## violet
// mapper
module mapper #(
    parameter DIM4_WIDTH = 8,  
    parameter DIM3_WIDTH = 8, 
    parameter DIM2_WIDTH = 8,  
    parameter DIM1_WIDTH = 8,
    parameter IDX4_WIDTH = 8,  
    parameter IDX3_WIDTH = 8, 
    parameter IDX2_WIDTH = 8,  
    parameter IDX1_WIDTH = 8,
    parameter ROW_MAJOR = 1,   
    parameter ADDR_WIDTH = 32 
)( 
    input  logic                        clk,            
    input  logic                        rst,            
    input  logic [DIM4_WIDTH - 1:0]     dim4, 
    input  logic [DIM3_WIDTH - 1:0]     dim3, 
    input  logic [DIM2_WIDTH - 1:0]     dim2,
    input  logic [DIM1_WIDTH - 1:0]     dim1,
    input  logic [IDX4_WIDTH - 1:0]     idx4,
    input  logic [IDX3_WIDTH - 1:0]     idx3, 
    input  logic [IDX2_WIDTH - 1:0]     idx2,
    input  logic [IDX1_WIDTH - 1:0]     idx1,
    input  logic [ADDR_WIDTH - 1:0]     base_addr,
    output logic [ADDR_WIDTH - 1:0]     addr
);
Settings: LEC_CHECK=0, CAP_MARGIN=20, CORE_MARGIN=2, CORE_UTILIZATION=65, MAX_ROUTING_LAYER=met4, SETUP_SLACK_MARGIN=2.13, SLEW_MARGIN=20, TNS_END_PERCENT=5; clock period 7.96 ns.
run.sh (not shown) runs the stock make flow with config.mk's settings and CLKGATE_MAP_FILE=.
No crash in violet: every stage finished, but the layout fails its final checks due to setup timing.
## Diff of input files: harbor against violet
# violet
export LEC_CHECK = 0
export CAP_MARGIN = 20
export CORE_MARGIN = 2
export CORE_UTILIZATION = 65
export MAX_ROUTING_LAYER = met4
export SETUP_SLACK_MARGIN = 2.13
export SLEW_MARGIN = 20
export TNS_END_PERCENT = 5
create_clock -name core_clock -period 7.96 [get_ports {clk}]
# harbor
export LEC_CHECK = 0
export CAP_MARGIN = 20
export CORE_MARGIN = 2
export CORE_UTILIZATION = 40
export SLEW_MARGIN = 20
create_clock -name core_clock -period 12.0 [get_ports {clk}]
[summary]
harbor: flow completed, timing, DRC and antenna clean
For violet, the end of the critical path was dim3_dim2_dim1[19], unlike harbor, where it was dim3_dim2_dim1[23].
Comparing harbor and violet, clock-buffer cell count is higher on harbor.
In the tables for harbor and violet, final area reads higher with violet.
The higher wire length of harbor and violet is in violet.
Of harbor and violet, the run reporting the higher filler cell count in the final layout was harbor.
Here is what was changed in the inputs of umber compared with harbor.
# harbor
export LEC_CHECK = 0
export CAP_MARGIN = 20
export CORE_MARGIN = 2
export CORE_UTILIZATION = 40
export SLEW_MARGIN = 20
create_clock -name core_clock -period 12.0 [get_ports {clk}]
# umber
export LEC_CHECK = 0
export ABC_AREA = 1
export CAP_MARGIN = 20
export CORE_MARGIN = 2
export CORE_UTILIZATION = 40
export CTS_CLUSTER_DIAMETER = 80
export CTS_CLUSTER_SIZE = 28
export MAX_ROUTING_LAYER = met4
export SLEW_MARGIN = 20
create_clock -name core_clock -period 12.0 [get_ports {clk}]
## What came out
Met1 routing resource usage after global routing: umber vs harbor up 0.16 points
[umber vs harbor] total die size: higher in umber
umber ended with less register share of the cell area than harbor.
Delta (umber minus harbor): instance count after placement with tap cells included rose 31%; tally of buffers added on design ports now sits at about the same level.
umber vs. harbor: wire length on met2 grew by 3.6 mm.
Input changes introduced in onyx (baseline for comparison: umber):
# umber
export LEC_CHECK = 0
export ABC_AREA = 1
export CAP_MARGIN = 20
export CORE_MARGIN = 2
export CORE_UTILIZATION = 40
export CTS_CLUSTER_DIAMETER = 80
export CTS_CLUSTER_SIZE = 28
export MAX_ROUTING_LAYER = met4
export SLEW_MARGIN = 20
create_clock -name core_clock -period 12.0 [get_ports {clk}]
# onyx
export LEC_CHECK = 0
export CAP_MARGIN = 25
export CELL_PAD_IN_SITES_GLOBAL_PLACEMENT = 2
export CORE_ASPECT_RATIO = 1.75
export CORE_MARGIN = 7
export CORE_UTILIZATION = 40
export CTS_CLUSTER_SIZE = 54
export GPL_ROUTABILITY_DRIVEN = 0
export GPL_TIMING_DRIVEN = 0
export MAX_ROUTING_LAYER = met4
export PLACE_DENSITY_LB_ADDON = 0.23
export SLEW_MARGIN = 20
export TNS_END_PERCENT = 15
create_clock -name core_clock -period 12.0 [get_ports {clk}]
==> comparison <==
onyx went all the way through synthesis, placement and routing and the layout is clean on timing, DRC and antenna.
umber → onyx: final setup slack of the worst path down 1.28 ns.
In the reports for onyx and umber, the larger count of different cell masters after synthesis belongs to onyx.
Edits applied to the flow inputs when going from onyx to raven:
# onyx
export LEC_CHECK = 0
export CAP_MARGIN = 25
export CELL_PAD_IN_SITES_GLOBAL_PLACEMENT = 2
export CORE_ASPECT_RATIO = 1.75
export CORE_MARGIN = 7
export CORE_UTILIZATION = 40
export CTS_CLUSTER_SIZE = 54
export GPL_ROUTABILITY_DRIVEN = 0
export GPL_TIMING_DRIVEN = 0
export MAX_ROUTING_LAYER = met4
export PLACE_DENSITY_LB_ADDON = 0.23
export SLEW_MARGIN = 20
export TNS_END_PERCENT = 15
create_clock -name core_clock -period 12.0 [get_ports {clk}]
# raven
export LEC_CHECK = 0
export ABC_AREA = 0
export CAP_MARGIN = 20
export CORE_MARGIN = 2
export CORE_UTILIZATION = 59
export CTS_CLUSTER_DIAMETER = 361
export CTS_CLUSTER_SIZE = 99
export MAX_ROUTING_LAYER = met4
export PLACE_DENSITY = 0.83
export SLEW_MARGIN = 20
create_clock -name core_clock -period 12.0 [get_ports {clk}]
==> results <==
Row final standard cell area without fillers: raven lower / onyx higher
raven reports a lower area growth from synthesis to layout than onyx does.
raven vs. onyx: die boundary width rose 3.5%; total of max-cap violations flat.
### raven -> xenon
# raven
export LEC_CHECK = 0
export ABC_AREA = 0
export CAP_MARGIN = 20
export CORE_MARGIN = 2
export CORE_UTILIZATION = 59
export CTS_CLUSTER_DIAMETER = 361
export CTS_CLUSTER_SIZE = 99
export MAX_ROUTING_LAYER = met4
export PLACE_DENSITY = 0.83
export SLEW_MARGIN = 20
create_clock -name core_clock -period 12.0 [get_ports {clk}]
# xenon
export LEC_CHECK = 0
export CAP_MARGIN = 25
export CELL_PAD_IN_SITES_GLOBAL_PLACEMENT = 2
export CORE_ASPECT_RATIO = 1.75
export CORE_MARGIN = 2
export CORE_UTILIZATION = 40
export GPL_TIMING_DRIVEN = 0
export MAX_ROUTING_LAYER = met4
export PLACE_DENSITY_LB_ADDON = 0.23
export SLEW_MARGIN = 15
export TNS_END_PERCENT = 50
create_clock -name core_clock -period 12.0 [get_ports {clk}]
Between raven and xenon, the difference in remaining number of nets flagged by the antenna check after routing is negligible. Non-clock buffer count, xenon vs raven: up by more than half. raven → xenon: filler cell count went up by about 80%; number of standard cells in the layout, taps in and fillers out picked up an extra 357; final HPWL from detailed placement picked up an extra 37%. On xenon: global-route usage is 3.9 points lower than what raven gave. Compared xenon vs raven, and minimum clock period after layout is up in xenon.

========
## JK
mapper again, from the RTL that the note above started with.
==> flow/config.mk <==
export PLATFORM = sky130hd
export DESIGN_NAME = mapper
export DESIGN_NICKNAME = mapper
export VERILOG_FILES = /design/flow/design.v
export SDC_FILE = /design/flow/constraint.sdc
export NUM_CORES = 4
export LEC_CHECK = 0
export ABC_AREA = 1
export CAP_MARGIN = 20
export CORE_ASPECT_RATIO = 0.5
export CORE_MARGIN = 2
export CORE_UTILIZATION = 72
export CTS_CLUSTER_DIAMETER = 375
export CTS_CLUSTER_SIZE = 100
export SLEW_MARGIN = 20
export TNS_END_PERCENT = 10
==> flow/constraint.sdc <==
create_clock -name core_clock -period 10.1 [get_ports {clk}]
set_input_delay 2.0200 -clock core_clock [delete_from_list [all_inputs] [get_ports {clk}]]
set_output_delay 2.0200 -clock core_clock [all_outputs]
set_load 0.01 [all_outputs]
The flow did not stop early for JK: all stages ran, and the layout cleared the timing, DRC and antenna checks.
The inputs of MS differ from those of JK as listed below.
- TNS_END_PERCENT no longer set, was 10
- CORE_ASPECT_RATIO no longer set, was 0.5
- CTS_CLUSTER_SIZE no longer set, was 100
- CAP_MARGIN now 0, was 20
- ABC_AREA no longer set, was 1
- CTS_CLUSTER_DIAMETER no longer set, was 375
- the clock period (ns, I/O delays scaled along) now 6.22, was 10.1
[summary]
- Filler cell count was lower in the run labelled MS.
- The sequential cell area share on JK is in line with that on MS.
- On placeable core region: between JK and MS, it ends up higher for JK.
- Compared with JK, in MS length of routed wiring on met1 went down by about 10%; synthesized cell count went down by 1,104; slew at the pin closest to its max-slew limit went down by 180 ps.
- JK finished every stage and its layout cleared the timing, DRC and antenna checks.
- The flow for MS finished, though final verification flagged setup timing.
- MS reports a higher synthesis-to-finish area growth than JK does.
The following lists how AL was set up differently from MS:
- CAP_MARGIN: 0 -> 20
- CORE_UTILIZATION: 72 -> 58
Notes after the runs:
Completing all stages was not enough for AL: its layout failed the final checks because of setup timing.
Summary: with MS as the reference, number of inserted filler cells in the final layout in AL moved up by more than half.
Measured against each other, AL and MS differ in final cell count without fillers, the lower figure coming from MS.
AL ends up with a maximum number of pins on one net before global-route repair that is 52 lower than in MS.
Die area for AL is higher than for MS.
Cmp AL vs MS: half-perimeter wire length after detailed placement lower in AL
Relative to AL, the following input files were edited for TR:
- putting CTS_CLUSTER_SIZE at 39 where nothing was set
- swapping 58 for 71 in CORE_UTILIZATION
- swapping 6.22 for 8.09 in the clock period (ns, I/O delays scaled along)
- As for a clean layout from AL and TR, there is none.
- TR had finished all stages when the layout checks came back failing, citing setup timing.
- Comparing TR with AL, the total overflow reported by the global router came out essentially unchanged.
- Going from AL to TR, register-to-register setup slack went up, total wire length after detailed routing decreased 0.73%, post-synthesis instance area held, die area fell 8500 um^2.
- Combined buffer and inverter count along the critical path ends up higher on AL.
- Number of cells traversed by the worst register-to-register path is higher on AL
#### Input delta (PW over TR)
- a deleted CTS_CLUSTER_SIZE that had been 39
- an added SETUP_SLACK_MARGIN of -0.6
- a change of CORE_UTILIZATION from 71 to 58
- a change of the clock period (ns, I/O delays scaled along) from 8.09 to 6.09
Findings:
Layout checks on TR: not met. Flow itself completed; violations: setup timing. [flow] PW | stages: complete | final checks: fail | reason: setup timing. Across both runs, routed length on met1 was higher for PW than for TR. Wire length of the first global-routing pass: PW > TR. Re total CTS buffers: no difference whatsoever between TR and PW. Summary — final area, PW relative to TR: higher, by about 4%. Per the comparison of PW with TR, number of cells on the worst hold path has decreased.
